Setup of the reference run:
Design apb_uart, start of the top module:
module apb_uart #(
    parameter SYSTEM_FREQUENCY = 50_000_000,
    parameter SAMPLING_RATE = 16
)(
    input pclk,  
    input preset_n,  
    input psel,
    input penable,
    input pwrite,
    input[11:0] paddr,
    input[3:0] pstrb,
    input[31:0] pwdata,
    output pready,
    output pslverr,
    output[31:0] prdata,
    output irq,
    output logic baud_o,
    output logic tick_rx, 
    input cts_n,
    input rx,
    output tx,
    output rts_n
);
clock: 6.23 ns
lec_check: 0
abc_area: 1
cap_margin: 20
cell_pad_in_sites_detail_placement: 2
cell_pad_in_sites_global_placement: 2
core_aspect_ratio: 1.01
core_margin: 3
core_utilization: 33
cts_cluster_size: 55
hold_slack_margin: 0.14
place_density_lb_addon: 0.21
slew_margin: 40
tns_end_percent: 35
run.sh (not shown) runs the stock make flow with config.mk's settings and CLKGATE_MAP_FILE=.
Every stage of the flow completed for the reference run, and the final layout passed the timing, design-rule and antenna checks.
Inputs modified between the reference run and the trial run:
Settings: a change of CORE_MARGIN from 3 to 2; a change of CORE_UTILIZATION from 33 to 72; a deleted HOLD_SLACK_MARGIN that had been 0.14; a deleted TNS_END_PERCENT that had been 35; a deleted CTS_CLUSTER_SIZE that had been 55; a deleted CORE_ASPECT_RATIO that had been 1.01; a deleted CELL_PAD_IN_SITES_GLOBAL_PLACEMENT that had been 2; a change of SLEW_MARGIN from 40 to 20; a deleted CELL_PAD_IN_SITES_DETAIL_PLACEMENT that had been 2; a deleted PLACE_DENSITY_LB_ADDON that had been 0.21; a change of the clock period (ns, I/O delays scaled along) from 6.23 to 5.42.
- Total number of placement rows: the trial run and the reference run compared, higher one is the reference run
- Going from the reference run to the trial run, routed metal-1 wirelength -about 35%, utilization +43 points, fraction of power consumed by sequential logic +2.8 points.
- The reference run reports its end of the critical path as uart_tx_top_inst.fifo_tx_inst.mem[1][6] while the trial run reports uart_tx_top_inst.fifo_tx_inst.mem[2][4].
- Area of placed instances of the trial run falls short of that of the reference run by a few percent.
- When the final numbers for the trial run and the reference run were put side by side, the fraction of area in registers turned out to be smaller in the reference run.

## rev 12
Starting RTL as in the previous note.
Settings: LEC_CHECK=0, CAP_MARGIN=20, CORE_MARGIN=7, CORE_UTILIZATION=40, SETUP_SLACK_MARGIN=3.31, SLEW_MARGIN=20; clock period 20.0 ns.
The inputs of rev 13 differ from those of rev 12 as listed below.
Settings: CELL_PAD_IN_SITES_GLOBAL_PLACEMENT: unset -> 3; CORE_UTILIZATION: 40 -> 58; CELL_PAD_IN_SITES_DETAIL_PLACEMENT: unset -> 2; CORE_MARGIN: 7 -> 5; MIN_ROUTING_LAYER: unset -> met2; SETUP_SLACK_MARGIN: 3.31 -> unset; CTS_CLUSTER_SIZE: unset -> 60.
### Flow results
Run status, rev 13: aborted in 3_1_place_gp_skip_io, error GPL-0301
~same fraction of the yosys area taken by sequential cells in rev 13 and rev 12
Looking at area of the die, rev 13 sits about 32% lower than rev 12 does.
Comparing rev 13 against rev 12, there is no change at all in yosys synthesis chip area.
Comparing rev 12 against rev 13, there is no change at all in synthesized instance count.

== run 1 ==
apb_uart again, from the RTL that the note above started with.
==> flow/config.mk <==
export PLATFORM = sky130hd
export DESIGN_NAME = apb_uart
export DESIGN_NICKNAME = apb_uart
export VERILOG_FILES = /design/flow/design.v
export SDC_FILE = /design/flow/constraint.sdc
export NUM_CORES = 4
export LEC_CHECK = 0
export CAP_MARGIN = 20
export CELL_PAD_IN_SITES_DETAIL_PLACEMENT = 1
export CORE_MARGIN = 2
export CORE_UTILIZATION = 28
export GPL_ROUTABILITY_DRIVEN = 0
export MIN_ROUTING_LAYER = met2
export PLACE_DENSITY_LB_ADDON = 0.2
export SETUP_SLACK_MARGIN = 0.01
export SLEW_MARGIN = 20
export TNS_END_PERCENT = 35
==> flow/constraint.sdc <==
create_clock -name core_clock -period 4.05 [get_ports {pclk}]
set_input_delay 0.8100 -clock core_clock [delete_from_list [all_inputs] [get_ports {pclk}]]
set_output_delay 0.8100 -clock core_clock [all_outputs]
set_load 0.01 [all_outputs]
Input-level comparison between run 2 and run 1:
==> flow/config.mk <==
export PLATFORM = sky130hd
export DESIGN_NAME = apb_uart
export DESIGN_NICKNAME = apb_uart
export VERILOG_FILES = /design/flow/design.v
export SDC_FILE = /design/flow/constraint.sdc
export NUM_CORES = 4
export LEC_CHECK = 0
export CAP_MARGIN = 20
export CORE_MARGIN = 2
export CORE_UTILIZATION = 40
export SLEW_MARGIN = 20
==> flow/constraint.sdc <==
create_clock -name core_clock -period 5.51 [get_ports {pclk}]
set_input_delay 1.1020 -clock core_clock [delete_from_list [all_inputs] [get_ports {pclk}]]
set_output_delay 1.1020 -clock core_clock [all_outputs]
set_load 0.01 [all_outputs]
- Critical path endpoint: apb_slave_inst.register_file_inst.lcr_o[10] -> run 2, baud_gen_inst.tick_tx -> run 1
- Between run 1 and run 2, first-pass GRT wire length is higher for run 1, run 2 comes in under that.
- [compare] base=run 1 new=run 2: setup slack after layout went up 1.12 ns; largest net degree at the start of global routing went down; count of clock-buffer cells in the layout lost about 8%.
- Sort run 1 and run 2 by final worst clock skew asc -> top: run 2
- Relative to run 1, cell area has decreased by 3.1% in run 2.
- Run 2 against run 1; detailed-route via count is down by more than a quarter.
diff inputs: run 2 => run 3
diff --git a/flow/config.mk b/flow/config.mk
--- a/flow/config.mk
+++ b/flow/config.mk
@@ -9,3 +9,3 @@
 export CORE_MARGIN = 2
-export CORE_UTILIZATION = 40
+export CORE_UTILIZATION = 14
 export SLEW_MARGIN = 20
==> flow/constraint.sdc <==
create_clock -name core_clock -period 30.6 [get_ports {pclk}]
set_input_delay 6.1200 -clock core_clock [delete_from_list [all_inputs] [get_ports {pclk}]]
set_output_delay 6.1200 -clock core_clock [all_outputs]
set_load 0.01 [all_outputs]
Power delta (run 3 − run 2): favourable
Run 2 leaves less setup margin than run 3.
In terms of number of nets at the end of the flow, run 2 and run 3 differ only marginally.
Of the two values seen for cell type of the slowest stage on the worst timing path, sky130_fd_sc_hd__dfrtp_1 was produced by run 2 and sky130_fd_sc_hd__dfxtp_1 by run 3.
Input-level comparison between run 4 and run 3:
diff --git a/flow/config.mk b/flow/config.mk
--- a/flow/config.mk
+++ b/flow/config.mk
@@ -9,3 +9,4 @@
 export CORE_MARGIN = 2
-export CORE_UTILIZATION = 14
+export CORE_UTILIZATION = 70
+export SETUP_SLACK_MARGIN = 0.66
 export SLEW_MARGIN = 20
==> flow/constraint.sdc <==
create_clock -name core_clock -period 4.41 [get_ports {pclk}]
set_input_delay 0.8820 -clock core_clock [delete_from_list [all_inputs] [get_ports {pclk}]]
set_output_delay 0.8820 -clock core_clock [all_outputs]
set_load 0.01 [all_outputs]
--- outcome ---
From run 3 to run 4 the numbers moved as follows: number of vias per cell after detailed routing +74%; global placement routability congestion picked up an extra 0.066. Run 4 against run 3: width of the chip down about 55%; transition time at the pin with the least slew margin dropped 0.11 ns; number of cell instances on the worst register-to-register path up 4. Area after synthesis: run 4 vs run 3 identical. Worst setup slack ends up lower on run 4. Looking at run 4 and run 3, the maximum clock insertion buffer count is a wash. For sequential power, dividing the value from run 4 by the value from run 3 gives 7.0. Run 3 vs run 4, kind of path behind the tightest hold check: flip-flop to flip-flop vs input pin to asynchronous set/reset pin. Global-route wire length before repair down about 6% in run 4 wrt run 3.
Power and IR drop assume default switching activity.
